Design ALU_TOP, start of the top module:
module ALU_TOP #(parameter Width = 16)
( 
input        [Width-1 :0]                                 A,
input        [Width-1 :0]                                 B,
input        [3:0]                                        ALU_FUN,
input                                                     CLK,
input                                                     RST,
output       [Width-1 :0]                                 Arith_OUT,
output                                                    Arith_Flag,
output                                                    Carry_OUT,
output       [Width-1 :0]                                 Logic_Out,
output                                                    Logic_Flag,
output       [Width-1 :0]                                 CMP_OUT,
output                                                    CMP_Flag,
output                                                    Shift_Flag,
output       [Width-1 :0]                                 Shift_OUT
);
Size: about 55 flip-flops, ~110 I/O pins, roughly 0.015 sq mm of cells after synthesis.
make LEC_CHECK=0 CAP_MARGIN=20 CORE_MARGIN=2 CORE_UTILIZATION=40 SLEW_MARGIN=20 finish   # period 32.0 ns
run.sh (not shown) runs the stock make flow with config.mk's settings and CLKGATE_MAP_FILE=.
Rerun with:
Settings changed: CORE_UTILIZATION 40 to 53, CTS_CLUSTER_DIAMETER set to 232, CTS_CLUSTER_SIZE set to 98, TNS_END_PERCENT set to 20.
=>
- synthesized cell count is unchanged
- design area shrinks by 0.83%
- wire length went up by 1.4%
- global-route usage is higher by 9.5 points
Rerun with:
Settings changed: CORE_ASPECT_RATIO set to 1.82, CORE_UTILIZATION 53 to 40, CTS_CLUSTER_DIAMETER 232 to unset, CTS_CLUSTER_SIZE 98 to unset, SLEW_MARGIN 20 to 10, TNS_END_PERCENT 20 to unset.
=> The new run completed without violations. Synthesized cell count stays the same. Die size goes up by a quarter to a third. Combinational power goes up by a little under a tenth. Cell area goes up by a little under a tenth. Total power goes up by a few percent. Routed wire length goes up by roughly a tenth. Worst hold slack is worse by 0.0063 ns. Clock-buffer cell count does not change. Sequential cell count stays the same. Setup slack is worse by 0.084 ns.
Rerun with:
Settings changed: CORE_ASPECT_RATIO 1.82 to unset, CORE_UTILIZATION 40 to 66, CTS_CLUSTER_DIAMETER set to 234, MAX_ROUTING_LAYER set to met4, SLEW_MARGIN 10 to 20.
Maximum frequency stays flat.
Synthesized area does not change.
First-iteration DRC count rose by 72%.
Global-route usage rises by 14 points.
Total power drops by 5.0%.
Sequential cell count does not change.
Sequential power barely changes.
Critical path depth decreases by 6.
Cell count goes down by 14%.
Via count goes down by 4.0%.

Setup of v44:
Starting RTL as in the previous note.
Settings: LEC_CHECK=0, CAP_MARGIN=20, CORE_MARGIN=2, CORE_UTILIZATION=58, CTS_CLUSTER_DIAMETER=28, SETUP_SLACK_MARGIN=5.0, SLEW_MARGIN=20, TNS_END_PERCENT=40; clock period 17.4 ns.
v44 -> stages 100% | layout checks FAIL | setup timing
Input-level comparison between v58 and v44:
- GPL_ROUTABILITY_DRIVEN newly set to 0
- SETUP_SLACK_MARGIN removed (was 5.0)
- TNS_END_PERCENT removed (was 40)
- CTS_CLUSTER_DIAMETER removed (was 28)
- CORE_UTILIZATION changed from 58 to 59
- the clock period (ns, I/O delays scaled along) changed from 17.4 to 32.0
Measured against each other, v44 and v58 differ in worst slew margin relative to its limit, the lower figure coming from v44.
Routed wire in v58 totals less than in v44.
When v58 is set beside v44, its number of logic stages on the critical path including buffering turns out to be 6 larger.
Against v44 as the reference, v58 delivers a lower core outline area.
Against v44, non-clock buffer count in the final layout in v58 fell by more than half.
Highest ir drop seen on vdd in v58 vs v44: down about 80%
Cmp v58 vs v44: routed length on met3 lower in v58
v58: no failed stages, no open violations at the end
No crash in v44: every stage finished, but the layout fails its final checks due to setup timing.
Between v44 and v58, power consumed by combinational cells is lower for v58, v44 comes in above that.
In v58, the sequential fraction of total cell area came out 1.3 points above the value in v44.
Looking at antenna diode count across v44 and v58, the one that comes out higher is v44.
Global-route wire length before repair went down by more than 10% going from v44 to v58.
Setup changes, v58 to v29
- setting CTS_CLUSTER_SIZE to 67 for the first time
- changing CORE_UTILIZATION from 59 to 25
- setting MAX_ROUTING_LAYER to met4 for the first time
- removing GPL_ROUTABILITY_DRIVEN (formerly 0)
- setting ABC_AREA to 1 for the first time
- setting PLACE_DENSITY to 0.93 for the first time
- setting CTS_CLUSTER_DIAMETER to 387 for the first time
==> comparison <==
From v58 to v29, sequential cell count did not move at all. Taking v58 as the reference point, the starting density of the core of v29 falls by 34 points. v29 gives less global-route usage than v58 did. Wire: v29 routes less than v58. Final cell area: v29 below v58. Compared with v58, non-clock buffer count in v29 decreased by more than a quarter. The cell depth of the worst setup path of v29 exceeds that of v58 by 48. Sequential share of layout area essentially unchanged between v29 and v58.
diff inputs: v29 => v10
- changing SLEW_MARGIN from 20 to 10
- removing PLACE_DENSITY (formerly 0.93)
- changing CORE_UTILIZATION from 25 to 38
- removing MAX_ROUTING_LAYER (formerly met4)
- removing CTS_CLUSTER_DIAMETER (formerly 387)
- removing CTS_CLUSTER_SIZE (formerly 67)
- setting CORE_ASPECT_RATIO to 1.82 for the first time
Findings:
Changes observed in v10 relative to v29: non-clock buffer count in the final layout rose 2.5%; time the worst path needs with I/O delays and setup rose 150 ps; upper clock frequency limit fell 0.17 MHz. Relative to v29, the final design area excluding fillers measured on v10 has decreased by a few percent. Sequential share of layout area | v10 above v29.

ALU_TOP again, from the RTL that the note above started with.
## ALU_TOP
module ALU_TOP #(parameter Width = 16)
( 
input        [Width-1 :0]                                 A,
input        [Width-1 :0]                                 B,
input        [3:0]                                        ALU_FUN,
input                                                     CLK,
input                                                     RST,
output       [Width-1 :0]                                 Arith_OUT,
output                                                    Arith_Flag,
output                                                    Carry_OUT,
output       [Width-1 :0]                                 Logic_Out,
output                                                    Logic_Flag,
output       [Width-1 :0]                                 CMP_OUT,
output                                                    CMP_Flag,
output                                                    Shift_Flag,
output       [Width-1 :0]                                 Shift_OUT
);
clock: 32.0 ns
lec_check: 0
abc_area: 1
cap_margin: 20
core_margin: 2
core_utilization: 36
cts_cluster_diameter: 230
cts_cluster_size: 100
max_routing_layer: met4
slew_margin: 20
tns_end_percent: 15
Edit:
--- a/flow/config.mk
+++ b/flow/config.mk
@@ -9,8 +9,8 @@
 export CAP_MARGIN = 20
 export CORE_MARGIN = 2
-export CORE_UTILIZATION = 36
-export CTS_CLUSTER_DIAMETER = 230
-export CTS_CLUSTER_SIZE = 100
-export MAX_ROUTING_LAYER = met4
+export CORE_UTILIZATION = 41
+export CTS_CLUSTER_DIAMETER = 232
+export CTS_CLUSTER_SIZE = 98
+export PLACE_DENSITY = 0.72
 export SLEW_MARGIN = 20
-export TNS_END_PERCENT = 15
+export TNS_END_PERCENT = 20
Outcome:
- The new run completed with no timing, DRC or antenna violations
- worst hold slack stays flat
- cell count drops by 2.8%
- routed wire length shrinks by about 5.5%
- sequential share of layout area barely changes
- global-route usage goes up by 1.1 points
- power goes up by about 0.7%
- worst setup slack gets worse by 0.21 ns
- die size goes down by 12%
- first-iteration DRC count climbs by 24%
- combinational power rose by about 0.9%
Edit:
--- a/flow/config.mk
+++ b/flow/config.mk
@@ -9,8 +9,8 @@
 export CAP_MARGIN = 20
 export CORE_MARGIN = 2
-export CORE_UTILIZATION = 41
-export CTS_CLUSTER_DIAMETER = 232
+export CORE_UTILIZATION = 36
+export CTS_CLUSTER_DIAMETER = 256
 export CTS_CLUSTER_SIZE = 98
-export PLACE_DENSITY = 0.72
+export MAX_ROUTING_LAYER = met4
+export PLACE_DENSITY = 0.35
 export SLEW_MARGIN = 20
-export TNS_END_PERCENT = 20
Result: Routed wire length goes up by 13%. Cell count goes up by about 2.8%. Via count goes down by 4.5%. Area after synthesis does not change. Non-clock buffer count goes up by 8.
Edit:
--- a/flow/config.mk
+++ b/flow/config.mk
@@ -9,8 +9,7 @@
 export CAP_MARGIN = 20
 export CORE_MARGIN = 2
-export CORE_UTILIZATION = 36
-export CTS_CLUSTER_DIAMETER = 256
+export CORE_UTILIZATION = 58
+export CTS_CLUSTER_DIAMETER = 171
 export CTS_CLUSTER_SIZE = 98
 export MAX_ROUTING_LAYER = met4
-export PLACE_DENSITY = 0.35
 export SLEW_MARGIN = 20
Result: Final cell count went down by 8.3%; worst hold slack is worse by 0.0032 ns; fmax went down by 0.47%; global-route usage came out higher by 10 points; clock power rose by 6.3%; via count increases by 4.7%.

ALU_TOP again, from the RTL that the note above started with.
clock: 17.4 ns
lec_check: 0
cap_margin: 20
core_margin: 2
core_utilization: 58
cts_cluster_diameter: 28
setup_slack_margin: 4.99
slew_margin: 20
tns_end_percent: 40
The first run finished with setup timing left.
Edit:
Settings changed: CORE_UTILIZATION 58 to 60, CTS_CLUSTER_DIAMETER 28 to unset, SETUP_SLACK_MARGIN 4.99 to unset, TNS_END_PERCENT 40 to unset.
Effect:
- Now the flow ended with an error in global routing (5_1_grt)
- synthesized cell count is unchanged
- die size goes down by 3.3%
- area after synthesis is unchanged
Edit:
Settings changed: ABC_AREA set to 1, CORE_UTILIZATION 60 to 72, PLACE_DENSITY set to 0.86.
Clock period 17.4 ns to 12.3 ns, I/O delays scaled along.
After rerunning: The changed run did not get past detailed placement (3_5_place_dp); die size decreases by 12%; synthesized cell count increases by 22%; synthesized area increases by 4.9%.
Edit:
Settings changed: CORE_UTILIZATION 72 to 65, CTS_CLUSTER_DIAMETER set to 52, MAX_ROUTING_LAYER set to met4, PLACE_DENSITY 0.86 to unset, TNS_END_PERCENT set to 5.
Clock period 12.3 ns to 17.1 ns, I/O delays scaled along.
- This time the run died in global routing (5_1_grt)
- die size is higher by about 10%
- synthesized area is unchanged
- synthesized cell count does not change
Edit:
Settings changed: ABC_AREA 1 to unset, CORE_UTILIZATION 65 to 70, CTS_CLUSTER_DIAMETER 52 to 234, CTS_CLUSTER_SIZE set to 35, TNS_END_PERCENT 5 to unset.
Clock period 17.1 ns to 26.5 ns, I/O delays scaled along.
Now the flow failed in clock tree synthesis (4_1_cts), error DPL-0033; synthesized cell count fell by about a fifth; synthesized area fell by a few percent; die area fell by roughly a tenth.

## v14
The RTL this note starts from:
==> flow/design.v <==
module Decoder(
input       [3:2]            ALU_FUN,
output      reg              Logic_Enable,
output      reg              Shift_Enable,
output      reg              Arith_Enable,
output      reg              CMP_Enable
);
always @(*)               
 begin 
  case (ALU_FUN)
		   2'b00 : 
		   begin 
		    Arith_Enable = 1'b1;
			Shift_Enable = 1'b0;
			Logic_Enable = 1'b0;
			CMP_Enable = 1'b0;
		   end
		   2'b01 :                                       
		   begin 
		    Arith_Enable = 1'b0;
			Shift_Enable = 1'b0;
			Logic_Enable = 1'b1;
			CMP_Enable = 1'b0;
		   end
		   2'b10 :                                       
		   begin 
		    Arith_Enable = 1'b0;
			Shift_Enable = 1'b0;
			Logic_Enable = 1'b0;
			CMP_Enable = 1'b1;
		   end
		   2'b11 :                                       
		   begin 
		    Arith_Enable = 1'b0;
			Shift_Enable = 1'b1;
			Logic_Enable = 1'b0;
			CMP_Enable = 1'b0;
		   end
	endcase 
end 	
endmodule
module Arith_Unit #(parameter Width = 16)
(
input     [Width-1 :0]                 A,
input     [Width-1 :0]                 B,
input                                  CLK,
input                                  RST,
input       [1:0]                      ALU_FUN,
input                                  Arith_Enable,
output      reg[Width-1 :0]            Arith_OUT,
output      reg                        Carry_OUT,
output      reg                        Arith_Flag
);
wire                         High; 
wire                         LOW;
reg   [Width-1 :0]           Arith_OUT_R;
reg                          Arith_Flag_R;
reg                          Carry_OUT_R;
always @(*) 
 begin
  Carry_OUT_R = 1'b0;
  Arith_Flag_R = Arith_Enable;
  if (Arith_Enable)  
   begin 
            Arith_Flag_R = High;
	  case (ALU_FUN)
			   2'b00 :                                       
			   begin 
			   {Carry_OUT_R , Arith_OUT_R} = A + B;
			   end
			   2'b01 :                                      
			   begin 
			   Arith_OUT_R = A - B;
			   end
			   2'b10 :                                      
			   begin
			   Arith_OUT_R = A * B ;
			   end
			   2'b11 :                                     
			   begin
			   Arith_OUT_R = (B == {Width{1'b0}}) ? {Width{1'b1}} : A / B ;
			   end
		endcase 
	end
   else 
    begin
	  Arith_OUT_R= 16'b0;	
	end	
end 	
always @(posedge CLK or negedge RST)                 
 begin 
	 if (!RST)
	  begin
	    Arith_OUT <= 16'b0;
	    Arith_Flag <= 1'b0;
		Carry_OUT <= 1'b0;
	  end
	 else 
	  begin
	    Arith_OUT <= Arith_OUT_R;
 	    Arith_Flag <= Arith_Flag_R;
		Carry_OUT <= Carry_OUT_R;
	  end
 end
assign High = 1'b1;
assign LOW = 1'b0;
endmodule   
module Logic_Unit  #(parameter Width = 16)
(
input       [Width-1 :0]               A,
input       [Width-1 :0]               B,
input                                  CLK,
input       [1:0]                      ALU_FUN,
input                                  RST,
input                                  Logic_Enable,
output      reg                        Logic_Flag,
output      reg[Width-1 :0]            Logic_OUT
);
wire                         High; 
wire                         LOW;
reg    [Width-1 :0]          Logic_OUT_R;
reg                          Logic_Flag_R;
always @(*)               
 begin 
  Logic_Flag_R = Logic_Enable;
  if (Logic_Enable)
   begin
               Logic_Flag_R = High;
	  case (ALU_FUN)
			   2'b00 :                                       
			   begin
			   Logic_OUT_R = A & B;
			   end
			   2'b01 :                                       
			   begin
			   Logic_OUT_R = A | B;
			   end
			   2'b10 :                                       
			   begin
			   Logic_OUT_R = ~(A & B);
			   end
			   2'b11 :                                        
			   begin
			   Logic_OUT_R = ~(A | B);
			   end
		endcase
     end	
	else		
	 begin
	 Logic_OUT_R = 16'b0;
	 end
end 	
always @ (posedge CLK or negedge RST)                 
 begin 
 if (!RST)
  begin
  Logic_OUT <= 16'b0;
  Logic_Flag <= 1'b0;
  end
 else
  begin 
  Logic_OUT <= Logic_OUT_R;
  Logic_Flag <= Logic_Flag_R;
  end
end
assign High = 1'b1;
assign LOW = 1'b0;
endmodule   
module CMP_Unit #(parameter Width = 16)
(
input       [Width-1 :0]               A,
input       [Width-1 :0]               B,
input                                  CLK,
input       [1:0]                      ALU_FUN,
input                                  RST,
input                                  CMP_Enable,
output      reg                        CMP_Flag,
output      reg[Width-1 :0]            CMP_OUT
);
wire                         High; 
wire                         LOW;
reg   [Width-1 :0]           CMP_OUT_R;
reg                          CMP_Flag_R;
always @(*)               
 begin 
  CMP_Flag_R = CMP_Enable;
  CMP_OUT_R = 16'b0;
  if (CMP_Enable)
   begin
               CMP_Flag_R = High;
	  case (ALU_FUN)
			   2'b00 : 
			   begin                                   
				 CMP_OUT_R = 16'b0000;
				 end
			   2'b01 : 
			   begin 
				if (A == B)                                      
				 CMP_OUT_R = 16'b0001;
				 end
			   2'b10 :                                        
			   begin 
				if ( A > B)
				 CMP_OUT_R = 16'b0010;
				 end
			   2'b11 :                                       
			   begin
				if (A < B)
				 CMP_OUT_R = 16'b0011;
				 end
		endcase 
	end
  else
   begin
    CMP_OUT_R = 16'b0;
  end	
end 	
always @ (posedge CLK or negedge RST)                 
begin 
 if (!RST)
  begin
  CMP_OUT <= 16'b0;
  CMP_Flag <= 1'b0;
  end
 else
  begin 
  CMP_OUT <= CMP_OUT_R;
  CMP_Flag <= CMP_Flag_R;
  end
end
assign High = 1'b1;
assign LOW = 1'b0;
endmodule   
module Shift_Unit #(parameter Width = 16)
(
input       [Width-1 :0]                  A,
input       [Width-1 :0]                  B,
input                                     CLK,
input       [1:0]                         ALU_FUN,
input                                     RST,
input                                     Shift_Enable,
output      reg                           Shift_Flag,
output      reg[Width-1 :0]               Shift_OUT
);
wire                         High; 
wire                         LOW;
reg   [Width-1 :0]           Shift_OUT_R;
reg                          Shift_Flag_R;
always @(*)               
 begin 
  Shift_Flag_R = Shift_Enable;
  if (Shift_Enable)
   begin
              Shift_Flag_R = High;
	  case (ALU_FUN)
			   2'b00 :                                        
			   begin 
			   Shift_OUT_R = A >> 16'b0001;
			   end
			   2'b01 :                                        
			   begin
			   Shift_OUT_R = A << 16'b0001;
			   end
			   2'b10 :                                        
			   begin 
			   Shift_OUT_R = B >> 16'b0001;
			   end
			   2'b11 :                                        
			   begin
			   Shift_OUT_R = B << 16'b0001;
			   end
		endcase 
	end
  else
   begin 
     Shift_OUT_R = 16'b0;
  end	 
end 	
always @ (posedge CLK or negedge RST)                 
 begin 
  if (!RST)
   begin 
  Shift_OUT <= 16'b0;
  Shift_Flag <= 1'b0;
   end
  else
   begin  
  Shift_OUT <= Shift_OUT_R;
  Shift_Flag <= Shift_Flag_R;
  end
end
assign High = 1'b1;
assign LOW = 1'b0;
endmodule   
module ALU_TOP #(parameter Width = 16)
( 
input        [Width-1 :0]                                 A,
input        [Width-1 :0]                                 B,
input        [3:0]                                        ALU_FUN,
input                                                     CLK,
input                                                     RST,
output       [Width-1 :0]                                 Arith_OUT,
output                                                    Arith_Flag,
output                                                    Carry_OUT,
output       [Width-1 :0]                                 Logic_Out,
output                                                    Logic_Flag,
output       [Width-1 :0]                                 CMP_OUT,
output                                                    CMP_Flag,
output                                                    Shift_Flag,
output       [Width-1 :0]                                 Shift_OUT
);
wire      Shift_Enable,Logic_Enable,Arith_Enable,CMP_Enable;
Decoder DUT1 (
.ALU_FUN(ALU_FUN[3:2]),
.Logic_Enable(Logic_Enable),
.Shift_Enable(Shift_Enable),
.Arith_Enable(Arith_Enable),
.CMP_Enable(CMP_Enable)
);
Arith_Unit DUT2 (
.A(A),
.B(B),
.CLK(CLK),
.RST(RST),
.ALU_FUN(ALU_FUN[1:0]),
.Arith_Enable(Arith_Enable),
.Arith_OUT(Arith_OUT),
.Carry_OUT(Carry_OUT),
.Arith_Flag(Arith_Flag)
);
Logic_Unit DUT3 (
.A(A),
.B(B),
.CLK(CLK),
.RST(RST),
.ALU_FUN(ALU_FUN[1:0]),
.Logic_Enable(Logic_Enable),
.Logic_Flag(Logic_Flag),
.Logic_OUT(Logic_Out)
);
CMP_Unit DUT4 (
.A(A),
.B(B),
.CLK(CLK),
.RST(RST),
.ALU_FUN(ALU_FUN[1:0]),
.CMP_Enable(CMP_Enable),
.CMP_Flag(CMP_Flag),
.CMP_OUT(CMP_OUT)
);
Shift_Unit DUT5(
.A(A),
.B(B),
.CLK(CLK),
.RST(RST),
.ALU_FUN(ALU_FUN[1:0]),
.Shift_Enable(Shift_Enable),
.Shift_Flag(Shift_Flag),
.Shift_OUT(Shift_OUT)
);
endmodule
clock: 51.8 ns
lec_check: 0
cap_margin: 40
core_margin: 2
core_utilization: 54
gpl_routability_driven: 1
min_routing_layer: met1
slew_margin: 15
v14 reached the final stage; the timing, design-rule and antenna checks on its layout passed.
diff inputs: v14 => v12
# v14
export LEC_CHECK = 0
export CAP_MARGIN = 40
export CORE_MARGIN = 2
export CORE_UTILIZATION = 54
export GPL_ROUTABILITY_DRIVEN = 1
export MIN_ROUTING_LAYER = met1
export SLEW_MARGIN = 15
create_clock -name core_clock -period 51.8 [get_ports {CLK}]
# v12
export LEC_CHECK = 0
export CAP_MARGIN = 20
export CORE_MARGIN = 2
export CORE_UTILIZATION = 54
export SETUP_SLACK_MARGIN = 5.0
export SLEW_MARGIN = 20
create_clock -name core_clock -period 17.4 [get_ports {CLK}]
==> results <==
Looking across v12 and v14, the single run that reached the end with no open violations was v14. v12: all stages done; final checks FAILED (setup timing). Estimated wirelength of the detail-placed design on v12 is behind v14. The final reports for v12 and v14 show final area higher in the former. Global placement routability congestion, v12 and v14, higher one = v12. Looking at sequential share of layout area, v12 sits below v14. For final cell count, dividing the value from v12 by the value from v14 gives 1.2.
## Diff of input files: v20 against v12
# v12
export LEC_CHECK = 0
export CAP_MARGIN = 20
export CORE_MARGIN = 2
export CORE_UTILIZATION = 54
export SETUP_SLACK_MARGIN = 5.0
export SLEW_MARGIN = 20
create_clock -name core_clock -period 17.4 [get_ports {CLK}]
# v20
export LEC_CHECK = 0
export CAP_MARGIN = 20
export CORE_MARGIN = 2
export CORE_UTILIZATION = 68
export CTS_CLUSTER_SIZE = 87
export HOLD_SLACK_MARGIN = -0.1
export SLEW_MARGIN = 20
export TNS_END_PERCENT = 5
create_clock -name core_clock -period 26.5 [get_ports {CLK}]
==> comparison <==
v20 vs. v12: width of the die shrank by about 10%, die height shows a reduction of 11%, site row count -6, count of instances resized after the clock tree is built went down 34. Core area ends up lower on v20. On v20: die size is 5800 sq um lower than what v12 gave. Summary: with v12 as the reference, last weighted congestion value of the routability-driven placer in v20 moved up slightly. Status: v20 FAILED at 5_1_grt (tool error). Delta (v20 minus v12): sequential area share after synthesis roughly the same; placement-stage worst setup slack higher.
For v26, these inputs were changed with respect to v20:
# v20
export LEC_CHECK = 0
export CAP_MARGIN = 20
export CORE_MARGIN = 2
export CORE_UTILIZATION = 68
export CTS_CLUSTER_SIZE = 87
export HOLD_SLACK_MARGIN = -0.1
export SLEW_MARGIN = 20
export TNS_END_PERCENT = 5
create_clock -name core_clock -period 26.5 [get_ports {CLK}]
# v26
export LEC_CHECK = 0
export CAP_MARGIN = 20
export CORE_MARGIN = 2
export CORE_UTILIZATION = 40
export SLEW_MARGIN = 20
create_clock -name core_clock -period 31.4 [get_ports {CLK}]
## What came out
- Status: number of port buffers parity (v26, v20)
- Between v26 and v20, it is v26 whose count of buffers added by post-CTS timing repair for setup is lower, by 64.
- Summary of v26 over v20: horizontal die dimension +30%, die size went up by about 70%, synthesized cell count now sits at about the same level.
- Compared with v20, v26 shows a higher worst setup timing slack at the placement stage.
- Compared with v20, global placement routability congestion in v26 decreased by a little under 10%.
- v26 completed every stage of the flow, and the final layout passed the timing, design-rule and antenna checks.
No activity file was given, so power comes from the tool's default toggle rates.
